build 92:
// URP_PCIE_RX_DATA_LINK_LAYER
module URP_PCIE_RX_DATA_LINK_LAYER (
    input   logic                   clk,
    input   logic                   rst_n,
    input   logic   [267:0]         tlp_data_i,  
    input   logic                   tlp_data_valid_i,  
    output  logic                   tlp_data_ready_o,  
    output  logic   [31:0]          dllp_o,  
    output  logic                   dllp_valid_o,  
    input   logic                   dllp_read_i,  
    output  logic   [223:0]         tlp_data_o,  
    output  logic                   tlp_data_valid_o,  
    input   logic                   tlp_data_ready_i  
);
Settings: LEC_CHECK=0, CAP_MARGIN=35, CORE_MARGIN=2, CORE_UTILIZATION=66, CTS_CLUSTER_DIAMETER=270, HOLD_SLACK_MARGIN=0.3, MAX_ROUTING_LAYER=met4, SETUP_SLACK_MARGIN=-1.63, SLEW_MARGIN=20, TNS_END_PERCENT=5; clock period 25.9 ns.
run.sh (not shown) runs the stock make flow with config.mk's settings and CLKGATE_MAP_FILE=.
Build 92 finished all stages; however, its layout fails the closing checks, the failures being setup timing.
Here is what was changed in the inputs of build 33 compared with build 92.
Settings: MAX_ROUTING_LAYER removed (was met4); SETUP_SLACK_MARGIN removed (was -1.63); TNS_END_PERCENT removed (was 5); CTS_CLUSTER_DIAMETER removed (was 270); CORE_UTILIZATION changed from 66 to 58; HOLD_SLACK_MARGIN removed (was 0.3); CAP_MARGIN changed from 35 to 20; the clock period (ns, I/O delays scaled along) changed from 25.9 to 15.9.
Results
Tool error GRT-0116 stopped build 33 during 5_1_grt; no final results.
Diff build 92 -> build 33: setup slack at placement went down by 5260 ps, number of setup buffers added after CTS went up by 284, yosys stat cell total was more or less identical, count of state elements after synthesis was more or less identical.
Between build 92 and build 33, the difference in number of buffers created by CTS is negligible.
For die area, dividing the value from build 92 by the value from build 33 gives 0.881.
Here is what was changed in the inputs of build 2 compared with build 33.
Settings: changing CORE_UTILIZATION from 58 to 40; changing the clock period (ns, I/O delays scaled along) from 15.9 to 28.6.
## What came out
- Build 2: done, clean on timing, DRC and antenna
- The half-perimeter wire length after placement reported for build 2 is smaller than that of build 33 by about 7%.
- Post-cts repair resize count in build 2 vs build 33: down 697
- Comparing build 2 against build 33, there is no change at all in count of library flops with an enable pin.

---

## harbor
Starting RTL as in the previous note.
// URP_PCIE_RX_DATA_LINK_LAYER
module URP_PCIE_RX_DATA_LINK_LAYER (
    input   logic                   clk,
    input   logic                   rst_n,
    input   logic   [267:0]         tlp_data_i,  
    input   logic                   tlp_data_valid_i,  
    output  logic                   tlp_data_ready_o,  
    output  logic   [31:0]          dllp_o,  
    output  logic                   dllp_valid_o,  
    input   logic                   dllp_read_i,  
    output  logic   [223:0]         tlp_data_o,  
    output  logic                   tlp_data_valid_o,  
    input   logic                   tlp_data_ready_i  
);
export LEC_CHECK = 0
export CAP_MARGIN = 15
export CORE_MARGIN = 2
export CORE_UTILIZATION = 72
export CTS_CLUSTER_SIZE = 60
export MAX_ROUTING_LAYER = met4
export SLEW_MARGIN = 20
create_clock -name core_clock -period 27.9 [get_ports {clk}]
harbor: GRT-0232 in global routing -> run aborted
Input-level comparison between raven and harbor:
Settings: ABC_AREA now 1, previously not set; CORE_UTILIZATION now 71, was 72; PLACE_DENSITY now 0.66, previously not set; CTS_CLUSTER_DIAMETER now 323, previously not set; CTS_CLUSTER_SIZE now 59, was 60; the clock period (ns, I/O delays scaled along) now 28.9, was 27.9.
### Flow results
Looking at raven and harbor, the area fraction in full adders, half adders and majority gates is a wash. Post-synthesis mux area share, raven and harbor: lower on raven. Side by side, AND-OR/OR-AND share of the synthesized area turned out higher in raven than in harbor. There was hardly any difference in part of the Yosys area used for sequential elements between harbor and raven. Compared with harbor, raven shows number of distinct standard cells referenced by the synthesized netlist higher by 2. raven did not run to completion, as it errored out during detailed placement.
diff inputs: raven => tundra
Settings: clearing ABC_AREA, which used to be 1; swapping 71 for 40 in CORE_UTILIZATION; swapping 15 for 20 in CAP_MARGIN; clearing MAX_ROUTING_LAYER, which used to be met4; clearing CTS_CLUSTER_SIZE, which used to be 59; clearing CTS_CLUSTER_DIAMETER, which used to be 323; clearing PLACE_DENSITY, which used to be 0.66; swapping 28.9 for 29.0 in the clock period (ns, I/O delays scaled along).
Results
On tundra: area after synthesis is about 0.7% higher than what raven gave.
Having completed the whole flow, tundra delivered a layout that passed the timing, DRC and antenna checks.
raven has a lower height of the die than tundra.
What tundra reported for overall chip area has to be multiplied by 0.56 to get the figure for raven.
Compared with raven, in tundra post-synthesis compound-gate area fraction now smaller, average cell area after synthesis went up about 50%, initial core utilization went down 32 points.
raven and tundra ended up with roughly the same fraction of the mapped netlist area in adder cells.
#### Input delta (juniper over tundra)
Settings: swapping 2 for 3 in CORE_MARGIN; putting CTS_CLUSTER_SIZE at 47 where nothing was set; swapping 20 for 10 in SLEW_MARGIN; swapping 40 for 53 in CORE_UTILIZATION; putting PLACE_DENSITY_LB_ADDON at 0.02 where nothing was set; putting HOLD_SLACK_MARGIN at 0.05 where nothing was set; putting ABC_AREA at 1 where nothing was set.
## What came out
[juniper] flow finished | final checks: failed | reasons: negative setup slack
Compared with tundra, juniper shows a die extent in y that is 39 um lower.
Looking at period utilization, juniper sits 36 points above tundra.
Diff tundra -> juniper: clock-cell share of area shows a reduction of 0.61 points, initial antenna violation count shows a reduction of 1, number of setup buffers added after CTS shows an increase of 86.
For synthesized cell count, dividing the value from juniper by the value from tundra gives 1.5.
Re shortest period the worst path allows: juniper is 10.47 ns up on tundra.
In juniper, the critical path depth came out 194 above the value in tundra.
Between tundra and juniper, the flow reports final cell count increasing by more than a quarter.
## Diff of input files: nickel against juniper
Settings: a deleted HOLD_SLACK_MARGIN that had been 0.05; a change of CORE_UTILIZATION from 53 to 72; an added CTS_CLUSTER_DIAMETER of 398; a change of CTS_CLUSTER_SIZE from 47 to 45; a change of SLEW_MARGIN from 10 to 40; a change of CORE_MARGIN from 3 to 2; an added MAX_ROUTING_LAYER of met4; an added PLACE_DENSITY of 0.93; a deleted PLACE_DENSITY_LB_ADDON that had been 0.02.
==> comparison <==
- Comparing juniper with nickel, the parity-gate share of the synthesized area counting xor and xnor cells came out essentially unchanged.
- Compared with juniper, nickel shows number of core rows that has gone down by more than 10%.
- The log for nickel ends in detailed placement with error DPL-0038, so the run never completed.
- From juniper to nickel, I/O pin total did not move at all.
- [compare] base=juniper new=nickel: fraction of the mapped netlist area in simple logic gates held, final weighted congestion of routability-driven global placement now larger, area of the core region went down 26%, core utilization at floorplan went up by 19 points, die area -about 27%.
- Die width: nickel vs juniper down 15%
[inputs] sierra vs nickel
Settings: PLACE_DENSITY removed (was 0.93); CTS_CLUSTER_DIAMETER removed (was 398); MAX_ROUTING_LAYER removed (was met4); SLEW_MARGIN changed from 40 to 20; CORE_UTILIZATION changed from 72 to 53; ABC_AREA removed (was 1); CTS_CLUSTER_SIZE removed (was 45); HOLD_SLACK_MARGIN newly set to 0.05.
[summary]
sierra closes out successfully: all stages finished, all timing, DRC and antenna checks passed.
Taking nickel as 1.0, sierra lands at 1.5 on mean area per synthesized cell.
Relative to nickel, the synthesis area per yosys of sierra is higher by about 0.7%.
Diff nickel -> sierra: multiplexer area fraction after synthesis rose 0.30 points, number of cells produced by synthesis saw a decrease, die size climbed about 36%, area fraction in full adders, half adders and majority gates was more or less identical.

---

## P
The RTL this note starts from:
==> flow/design.v <==
module URP_PCIE_CRC32_GEN
#(
    parameter   DATA_WIDTH              = 224,
    parameter   CRC_WIDTH               = 32
)
(
    input   wire    [DATA_WIDTH-1:0]    data_i,
    output  logic   [CRC_WIDTH-1:0]     checksum_o
);
    logic           [DATA_WIDTH-1:0]    dividend;
    logic           [CRC_WIDTH-1:0]     crc_temp;
    always_comb begin
        dividend                            = data_i;
        crc_temp                            = 32'h00000000;
        for (int unsigned i = 0; i < DATA_WIDTH; i = i + 1) begin
            if (crc_temp[CRC_WIDTH-1] != dividend[DATA_WIDTH-1]) begin
                crc_temp                        = (crc_temp << 1) ^ 32'h814141AB;
            end 
            else begin
                crc_temp                        = crc_temp << 1;
            end
            dividend                            = dividend << 1;
        end
    end
    assign  checksum_o                  = crc_temp;   
endmodule
module URP_PCIE_RX_DATA_LINK_LAYER (
    input   logic                   clk,
    input   logic                   rst_n,
    input   logic   [267:0]         tlp_data_i,  
    input   logic                   tlp_data_valid_i,  
    output  logic                   tlp_data_ready_o,  
    output  logic   [31:0]          dllp_o,  
    output  logic                   dllp_valid_o,  
    input   logic                   dllp_read_i,  
    output  logic   [223:0]         tlp_data_o,  
    output  logic                   tlp_data_valid_o,  
    input   logic                   tlp_data_ready_i  
);
    logic [31:0]                lcrc_computed;       
    logic [31:0]                lcrc_received;       
    logic                       lcrc_valid;          
    logic [11:0]                sequence_number;     
    logic [11:0]                sequence_expected;   
    logic                       nak_scheduled_flag; 
    logic                       ack_scheduled_flag;
    logic [31:0]                dllp_data_gen;       
    logic lcrc_valid_o;
    logic [267:0] tlp_data_with_crc;
    logic [235:0] tlp_data_no_crc;
    logic [223:0] tlp_data_reg;
    logic valid;
    URP_PCIE_CRC32_GEN #(
        .DATA_WIDTH(236),   
        .CRC_WIDTH(32)      
    ) lcrc_gen (
        .data_i(tlp_data_i[267:32]),  
        .checksum_o(lcrc_computed)                     
    );
    always_comb begin
        lcrc_valid = 1'b1;
        lcrc_received = tlp_data_i[31:0];   
        if (lcrc_computed == lcrc_received) begin
            lcrc_valid = 1'b1;  
        end else begin
            lcrc_valid = 1'b0;
        end
    end
    always_ff @(posedge clk or negedge rst_n) begin
        if (!rst_n) begin
            sequence_expected <= 12'b0;   
            ack_scheduled_flag <= 1'b0;  
            nak_scheduled_flag <= 1'b0;  
            tlp_data_reg <= 223'b0;
            valid <= 1'b0;
            sequence_number <= 12'b0;
        end else if ( tlp_data_valid_i == lcrc_valid ) begin
            sequence_number = tlp_data_i[267:256];  
            if (sequence_number > sequence_expected) begin
                nak_scheduled_flag <= 1'b1;   
                ack_scheduled_flag <= 1'b0;   
                valid <= 1'b0;
            end else if (sequence_number < sequence_expected) begin
                nak_scheduled_flag <= 1'b0;   
                ack_scheduled_flag <= 1'b1;   
                valid <= 1'b1;
            end else if(sequence_number == sequence_expected) begin  
                tlp_data_reg <= tlp_data_i[255:32];
                valid <= 1'b1;
                sequence_expected <= sequence_expected + 1;  
            end
        end
    end
    always_ff @(posedge clk or negedge rst_n) begin
        if (!rst_n) begin
            dllp_data_gen <= 32'd0;
            dllp_valid_o <= 1'b0;
        end else if (tlp_data_valid_i && lcrc_valid) begin
            if (ack_scheduled_flag) begin  
                dllp_data_gen <= {20'b0,sequence_expected-1};  
                dllp_valid_o <= 1'b1;  
            end else if (nak_scheduled_flag) begin  
                dllp_data_gen <= {3'b0, 1'b1, 16'b0, sequence_expected};  
                dllp_valid_o <= 1'b1;  
            end else begin  
                dllp_valid_o <= 1'b0;  
            end
        end
    end
    assign tlp_data_o = tlp_data_reg;   
    assign tlp_data_valid_o = tlp_data_valid_i && lcrc_valid && valid;  
    assign tlp_data_ready_o = tlp_data_ready_i;  
    assign dllp_o = dllp_data_gen;
endmodule
Settings: LEC_CHECK=0, CAP_MARGIN=5, CORE_MARGIN=2, CORE_UTILIZATION=72, CTS_CLUSTER_DIAMETER=95, CTS_CLUSTER_SIZE=62, PLACE_DENSITY=0.66, SETUP_SLACK_MARGIN=4.29, SLEW_MARGIN=20; clock period 14.9 ns.
P is listed as incomplete: the tool reported an error in 3_5_place_dp and the run ended there.
## Diff of input files: Q against P
Settings: CAP_MARGIN now 20, was 5; CTS_CLUSTER_DIAMETER no longer set, was 95; PLACE_DENSITY no longer set, was 0.66; CORE_UTILIZATION now 58, was 72; SETUP_SLACK_MARGIN no longer set, was 4.29; CTS_CLUSTER_SIZE no longer set, was 62; the clock period (ns, I/O delays scaled along) now 20.3, was 14.9.
==> results <==
- P did not make it past 3_5_place_dp, where a tool error ended it.
- No crash in Q: every stage finished, but the layout fails its final checks due to setup timing.
- Q does worse than P on core area.
- From P to Q, per-instance average area after synthesis did not move at all.
- Initial standard-cell utilization of the core ended up 15 points lower on Q than on P.
- Weighted congestion reported at the end of routability-driven placement went down by a little under 10% going from P to Q.
- Comparing P against Q, there is no change at all in synthesized netlist cell count.
- Diff Q..P | unique cell type count in the Yosys netlist | unchanged
- Total of buffers placed on input and output ports: P vs Q identical
- Chip footprint (P / Q): 0.808
- Die extent in y (P / Q): 0.899
- Post-synthesis instance area: Q vs P identical
The inputs of R differ from those of Q as listed below.
Settings: CTS_CLUSTER_SIZE now 76, previously not set; ABC_AREA now 1, previously not set; SETUP_SLACK_MARGIN now 0.34, previously not set; the clock period (ns, I/O delays scaled along) now 25.1, was 20.3.
==> results <==
Summary of R over Q: half-perimeter wire length after detailed placement dropped 3.7 mm; effective utilization at floorplan saw an increase; overall chip area decreased about 0.7%. Q has lower number of buffers inserted by post-CTS setup repair than R. Diff Q and R: number of cells produced by synthesis higher in R. Taking Q as the reference, in R clock sink count level; synthesized net count climbed 1400; CTS buffer count fell 1; simple-gate area share of the yosys netlist now larger. R failed in 5_1_grt with GRT-0232. The final reports for R and Q show multiplexer area fraction after synthesis lower in the former. Compare Q and R | post-synth design cell area lower: R.
What S does differently from R at the input level:
Settings: changing SETUP_SLACK_MARGIN from 0.34 to -1.48; removing ABC_AREA (formerly 1); changing CORE_UTILIZATION from 58 to 66; changing CTS_CLUSTER_SIZE from 76 to 43; changing the clock period (ns, I/O delays scaled along) from 25.1 to 23.3.
--- outcome ---
Delta(worst setup timing slack at the placement stage, S - R) > 0
Re number of nets at floorplan: R and S aren't equal, and the lower value belongs to S.
Lower number of core rows was reported by S, not R.
The higher cell count after placement came out of R.
Proportion of synthesized area in mux cells for S is higher than for R.
As for a clean layout from R and S, there is none.
S: aborted in 5_1_grt (tool error)
NOTE: chip area from the yosys synthesis statistics in S exceeds that of R
Comparing S with R, the fraction of the yosys area taken by sequential cells came out essentially unchanged.
On post-synth design cell area, S does worse than R.
In S the floorplan core area turned out about 11% lower than in R.
Relative to R, the post-synthesis cell count of S is lower by 32%.
The inputs of T differ from those of S as listed below.
Settings: an added HOLD_SLACK_MARGIN of 0.05; an added PLACE_DENSITY of 0.54; a deleted CTS_CLUSTER_SIZE that had been 43; a change of CORE_UTILIZATION from 66 to 53; an added ABC_AREA of 1; a deleted SETUP_SLACK_MARGIN that had been -1.48; a change of the clock period (ns, I/O delays scaled along) from 23.3 to 29.0.
[summary]
- Seen in the log of S: GRT-0116 during 5_1_grt, after which the run never completed.
- T finished all stages; layout check result: FAIL, due to setup timing.
- The run showing the smaller initial core utilization is T.
- T ended with more die boundary height than S.
- Chip area in the Yosys report of T falls short of that of S slightly.
- Changes observed in T relative to S: area fraction in mux cells fell by 0.30 points, final RePlAce weighted congestion fell by about 7%, number of instances in the placed design rose by 1642.
- Changes observed in T relative to S: synthesized cell count saw an increase; synthesized area per cell saw a decrease; area of the die saw an increase.
- The lower buffer count from post-CTS setup fixing of S and T is in S.
- When the final numbers for S and T were put side by side, the width of the die turned out to be greater in T.
